==> flow/design.v (excerpt) <==
module inexact_filter
# (parameter COUNT= 256) 
(input [7:0] Pixel_in,
input  clk,
output [7:0] Median
);
For scale: about 5000 cells after synthesis, about 17 I/O pins.
Settings: LEC_CHECK=0, CAP_MARGIN=20, CORE_MARGIN=2, CORE_UTILIZATION=40, SLEW_MARGIN=20; clock period 10.7 ns.
run.sh (not shown) runs the stock make flow with config.mk's settings and CLKGATE_MAP_FILE=.
Next try:
- ABC_AREA: not set -> 1
- CORE_UTILIZATION: 40 -> 72
- CTS_CLUSTER_DIAMETER: not set -> 88
- GPL_TIMING_DRIVEN: not set -> 1
- PLACE_DENSITY_LB_ADDON: not set -> 0.02
- SETUP_SLACK_MARGIN: not set -> -0.78
- SLEW_MARGIN: 20 -> 30
- clock period: 10.7 -> 7.83 ns (I/O delays scaled with it)
The changed run never finished: it broke off in clock tree synthesis.
Synthesized cell count came out lower by 0.82%.
Synthesized area drops by 1.6%.
Die area decreases by 45%.
Next try:
- ABC_AREA: 1 -> not set
- CORE_UTILIZATION: 72 -> 64
- CTS_CLUSTER_DIAMETER: 88 -> not set
- CTS_CLUSTER_SIZE: not set -> 34
- GPL_TIMING_DRIVEN: 1 -> not set
- PLACE_DENSITY_LB_ADDON: 0.02 -> not set
- SETUP_SLACK_MARGIN: -0.78 -> not set
- SLEW_MARGIN: 30 -> 20
- clock period: 7.83 -> 9.03 ns (I/O delays scaled with it)
With this change the flow produced a layout that fails on negative setup slack.
Area after synthesis came out higher by 1.6%.
Die area goes up by 14%.
Synthesized cell count goes up by 0.83%.


## alpha
The RTL this note starts from:
==> flow/design.v <==
`timescale 1ns / 1ps
module EC(
input H0,L0,EC_prev,H1,  
output EC_out,EC_next 
    );
wire w;  
assign w = ~(H0 | L0);
assign EC_next = (w & EC_prev);
assign EC_out = (EC_next & H1);
endmodule
`timescale 1ns / 1ps
module TBC(
input X0,X1,Y0,Y1,  
output H,L  
    );
assign H = ((X0) & (!Y1)) | (X1 & (!Y1)) | (X1 & (!Y0));
assign L = (!X1) & Y1;
endmodule
`timescale 1ns / 1ps
module mux8bit(
input sel,
input [7:0]I1,I0,
output [7:0]Y
    );
assign Y = sel ? I1 : I0;
endmodule
`timescale 1ns / 1ps
module TDS(
input [7:0]P0,P1,P2,
output [7:0]Min,Med,Max
    );
wire [20:0]w;
wire [5:0]EC_next;
wire [8:0]EC_out;
wire [2:0]mux_sel;
wire [7:0]Temp_max,Temp_min_1,Temp_min_2;
TBC TBC_1_MSB_67(.X0(P0[6]),.X1(P0[7]),.Y0(P1[6]),.Y1(P1[7]),.H(w[0]),.L(w[1]));
TBC TBC_1_BITS45(.X0(P0[4]),.X1(P0[5]),.Y0(P1[4]),.Y1(P1[5]),.H(w[2]),.L(w[3]));
TBC TBC_1_BITS23(.X0(P0[2]),.X1(P0[3]),.Y0(P1[2]),.Y1(P1[3]),.H(w[4]),.L(w[5]));
TBC TBC_1_LSB_01(.X0(P0[0]),.X1(P0[1]),.Y0(P1[0]),.Y1(P1[1]),.H(w[6]),.L());
EC EC_1_MSB_45(.H0(w[0]),.L0(w[1]),.EC_prev(1'b1),.H1(w[2]),.EC_next(EC_next[0]),.EC_out(EC_out[0]));
EC EC_1_BITS23(.H0(w[2]),.L0(w[3]),.EC_prev(EC_next[0]),.H1(w[4]),.EC_next(EC_next[1]),.EC_out(EC_out[1]));
EC EC_1_LSB_01(.H0(w[4]),.L0(w[5]),.EC_prev(EC_next[1]),.H1(w[6]),.EC_next(),.EC_out(EC_out[2]));
assign mux_sel[0] = EC_out[0] | EC_out[1] | EC_out[2] | w[0];  
mux8bit m_1_min(.sel(mux_sel[0]),.I1(P1),.I0(P0),.Y(Temp_min_1));
mux8bit m_1_max(.sel(mux_sel[0]),.I1(P0),.I0(P1),.Y(Temp_max));
TBC TBC_2_MSB_67(.X0(Temp_max[6]),.X1(Temp_max[7]),.Y0(P2[6]),.Y1(P2[7]),.H(w[7]),.L(w[8]));
TBC TBC_2_BITS45(.X0(Temp_max[4]),.X1(Temp_max[5]),.Y0(P2[4]),.Y1(P2[5]),.H(w[9]),.L(w[10]));
TBC TBC_2_BITS23(.X0(Temp_max[2]),.X1(Temp_max[3]),.Y0(P2[2]),.Y1(P2[3]),.H(w[11]),.L(w[12]));
TBC TBC_2_LSB_01(.X0(Temp_max[0]),.X1(Temp_max[1]),.Y0(P2[0]),.Y1(P2[1]),.H(w[13]),.L());
EC EC_2_MSB_45(.H0(w[7]),.L0(w[8]),.EC_prev(1'b1),.H1(w[9]),.EC_next(EC_next[2]),.EC_out(EC_out[3]));
EC EC_2_BITS23(.H0(w[9]),.L0(w[10]),.EC_prev(EC_next[2]),.H1(w[11]),.EC_next(EC_next[3]),.EC_out(EC_out[4]));
EC EC_2_LSB_01(.H0(w[11]),.L0(w[12]),.EC_prev(EC_next[3]),.H1(w[13]),.EC_next(),.EC_out(EC_out[5]));
assign mux_sel[1] = EC_out[3] | EC_out[4] | EC_out[5] | w[7];
mux8bit m_2_min(.sel(mux_sel[1]),.I1(P2),.I0(Temp_max),.Y(Temp_min_2));
mux8bit m_2_max(.sel(mux_sel[1]),.I1(Temp_max),.I0(P2),.Y(Max));  
TBC TBC_3_MSB_67(.X0(Temp_min_1[6]),.X1(Temp_min_1[7]),.Y0(Temp_min_2[6]),.Y1(Temp_min_2[7]),.H(w[14]),.L(w[15]));
TBC TBC_3_BITS45(.X0(Temp_min_1[4]),.X1(Temp_min_1[5]),.Y0(Temp_min_2[4]),.Y1(Temp_min_2[5]),.H(w[16]),.L(w[17]));
TBC TBC_3_BITS23(.X0(Temp_min_1[2]),.X1(Temp_min_1[3]),.Y0(Temp_min_2[2]),.Y1(Temp_min_2[3]),.H(w[18]),.L(w[19]));
TBC TBC_3_LSB_01(.X0(Temp_min_1[0]),.X1(Temp_min_1[1]),.Y0(Temp_min_2[0]),.Y1(Temp_min_2[1]),.H(w[20]),.L());
EC EC_3_MSB_45(.H0(w[14]),.L0(w[15]),.EC_prev(1'b1),.H1(w[16]),.EC_next(EC_next[4]),.EC_out(EC_out[6]));
EC EC_3_BITS23(.H0(w[16]),.L0(w[17]),.EC_prev(EC_next[4]),.H1(w[18]),.EC_next(EC_next[5]),.EC_out(EC_out[7]));
EC EC_3_LSB_01(.H0(w[18]),.L0(w[19]),.EC_prev(EC_next[5]),.H1(w[20]),.EC_next(),.EC_out(EC_out[8]));
assign mux_sel[2] = EC_out[6] | EC_out[7] | EC_out[8] | w[14];
mux8bit m_3_min(.sel(mux_sel[2]),.I1(Temp_min_2),.I0(Temp_min_1),.Y(Min));  
mux8bit m_3_max(.sel(mux_sel[2]),.I1(Temp_min_1),.I0(Temp_min_2),.Y(Med));  
endmodule
`timescale 1ns / 1ps
module inexact_filter
# (parameter COUNT= 256) 
(input [7:0] Pixel_in,
input  clk,
output [7:0] Median
);
    reg [7:0]  line_buff1 [COUNT-1:0];
    reg [7:0]  line_buff2 [COUNT-1:0];
    reg [7:0]  R1_Max,R1_Med,R1_Min,R2_Max,R2_Med,R2_Min,Buffer_reg;
    wire [7:0] Min,Max,Med,Last_Max,Last_Med,Last_Min;
    integer i;
    always @(posedge clk)begin
    Buffer_reg <= Pixel_in;
    end
    always @ (posedge clk)
    begin
    line_buff2[COUNT-1] <= Buffer_reg;
    line_buff1[COUNT-1] <= line_buff2[0];
    for ( i=0 ; i<COUNT-1; i=i+1 )
        line_buff2[i] <= line_buff2[i+1];
    for ( i=0 ; i<COUNT-1; i=i+1 )
         line_buff1[i] <= line_buff1[i+1];
    end 
    TDS tds1_1(.P0(line_buff1[0]),.P1(line_buff2[0]),.P2(Buffer_reg),.Min(Min),.Max(Max),.Med(Med));
    always @(posedge clk) begin
    R1_Max <= Max;
    R1_Med <= Med;
    R1_Min <= Min;
    end
    always @(posedge clk) begin
    R2_Max <= R1_Max;
    R2_Med <= R1_Med;
    R2_Min <= R1_Min;
    end
    TDS tds2_1(.P0(Max),.P1(R1_Max),.P2(R2_Max),.Min(Last_Min),.Max(),.Med());
    TDS tds2_2(.P0(Med),.P1(R1_Med),.P2(R2_Med),.Min(),.Max(),.Med(Last_Med));
    TDS tds2_3(.P0(Min),.P1(R1_Min),.P2(R2_Min),.Min(),.Max(Last_Max),.Med());
    TDS tds_f(.P0(Last_Min),.P1(Last_Med),.P2(Last_Max),.Min(),.Max(),.Med(Median));
    endmodule
export LEC_CHECK = 0
export ABC_AREA = 1
export CAP_MARGIN = 20
export CORE_MARGIN = 2
export CORE_UTILIZATION = 72
export CTS_CLUSTER_SIZE = 14
export SETUP_SLACK_MARGIN = 0.87
export SLEW_MARGIN = 5
create_clock -name core_clock -period 6.27 [get_ports {clk}]
alpha did not run to completion, as it errored out during 4_1_cts.
Modified inputs, beta compared to alpha
Settings: a change of CORE_UTILIZATION from 72 to 70; a change of CTS_CLUSTER_SIZE from 14 to 15; a change of SETUP_SLACK_MARGIN from 0.87 to 0.49; an added GPL_ROUTABILITY_DRIVEN of 0; a change of SLEW_MARGIN from 5 to 20; a change of the clock period (ns, I/O delays scaled along) from 6.27 to 4.22.
- Diff beta..alpha | total standard cell area after synthesis | unchanged
- Across beta and alpha, no clean finish was achieved.
- For beta, the flow was terminated by a tool error in 5_1_grt and produced no final design.
- On die size, the higher figure sits with beta, not alpha.
- Looking at count of standard-cell rows, beta sits above alpha.
Inputs modified between beta and gamma:
Settings: CORE_UTILIZATION: 70 -> 72; SETUP_SLACK_MARGIN: 0.49 -> 0.71; CTS_CLUSTER_DIAMETER: unset -> 385.
--- outcome ---
For gamma, the flow was terminated by a tool error in 4_1_cts and produced no final design.
The run showing the smaller floorplan utilization is beta.
Comparing beta and gamma, half-perimeter wire length after placement is lower on beta.
Compared with beta, gamma shows horizontal extent of the die that has gone down slightly.
Setup changes, gamma to delta
Settings: SETUP_SLACK_MARGIN no longer set, was 0.71; GPL_ROUTABILITY_DRIVEN no longer set, was 0; ABC_AREA no longer set, was 1; CTS_CLUSTER_SIZE no longer set, was 15; CORE_UTILIZATION now 66, was 72; CTS_CLUSTER_DIAMETER no longer set, was 385; the clock period (ns, I/O delays scaled along) now 5.7, was 4.22.
==> results <==
Every stage of delta finished as expected; the final checks, on the other hand, flagged setup timing, which means the layout fails. Dominant non-sequential cell family after synthesis = simple AND/OR/NAND/NOR gates: gamma; dominant non-sequential cell family after synthesis = AND-OR/OR-AND gates: delta. Against gamma, height of the die in delta rose by a few percent. gamma has a lower placed instance count than delta. Number of distinct standard cells referenced by the synthesized netlist on delta is up relative to gamma. The multiplexer fraction of the synthesized cell area of delta is higher than that of gamma. Summary: area of the placeable core, delta worse than gamma. Cell total in the yosys stat output, delta and gamma: smaller value in gamma. On arithmetic-cell share of the synthesized area counting full adders, half adders and majority gates, gamma tracks delta almost exactly. Compared with gamma, delta shows a higher average size of a mapped cell. Between delta and gamma, floorplan die area is lower for gamma, delta comes in above that.
Inputs modified between delta and epsilon:
Settings: ABC_AREA: unset -> 1; SETUP_SLACK_MARGIN: unset -> 0.23; CORE_UTILIZATION: 66 -> 72; SLEW_MARGIN: 20 -> 5; the clock period (ns, I/O delays scaled along): 5.7 -> 6.27.
Findings:
Worst slack after detailed placement, delta and epsilon: lower on delta
Against delta, epsilon reports a number of cells produced by synthesis that is lower.
Comparing epsilon with delta, the xor and xnor area share after synthesis came out essentially unchanged.
Diff delta -> epsilon | die area | decrease of 13000 µm²
[compare] base=delta new=epsilon: adder and majority cell fraction of the synthesized area barely changed; vertical extent of the die went down by 5.0%; portion of netlist area occupied by mux cells now sits lower; initial core utilization went up.
epsilon did not finish; the tool stopped in 4_1_cts with error DPL-0033.
Taking delta as the reference point, the final weighted congestion of routability-driven global placement of epsilon falls by about 0.34%.
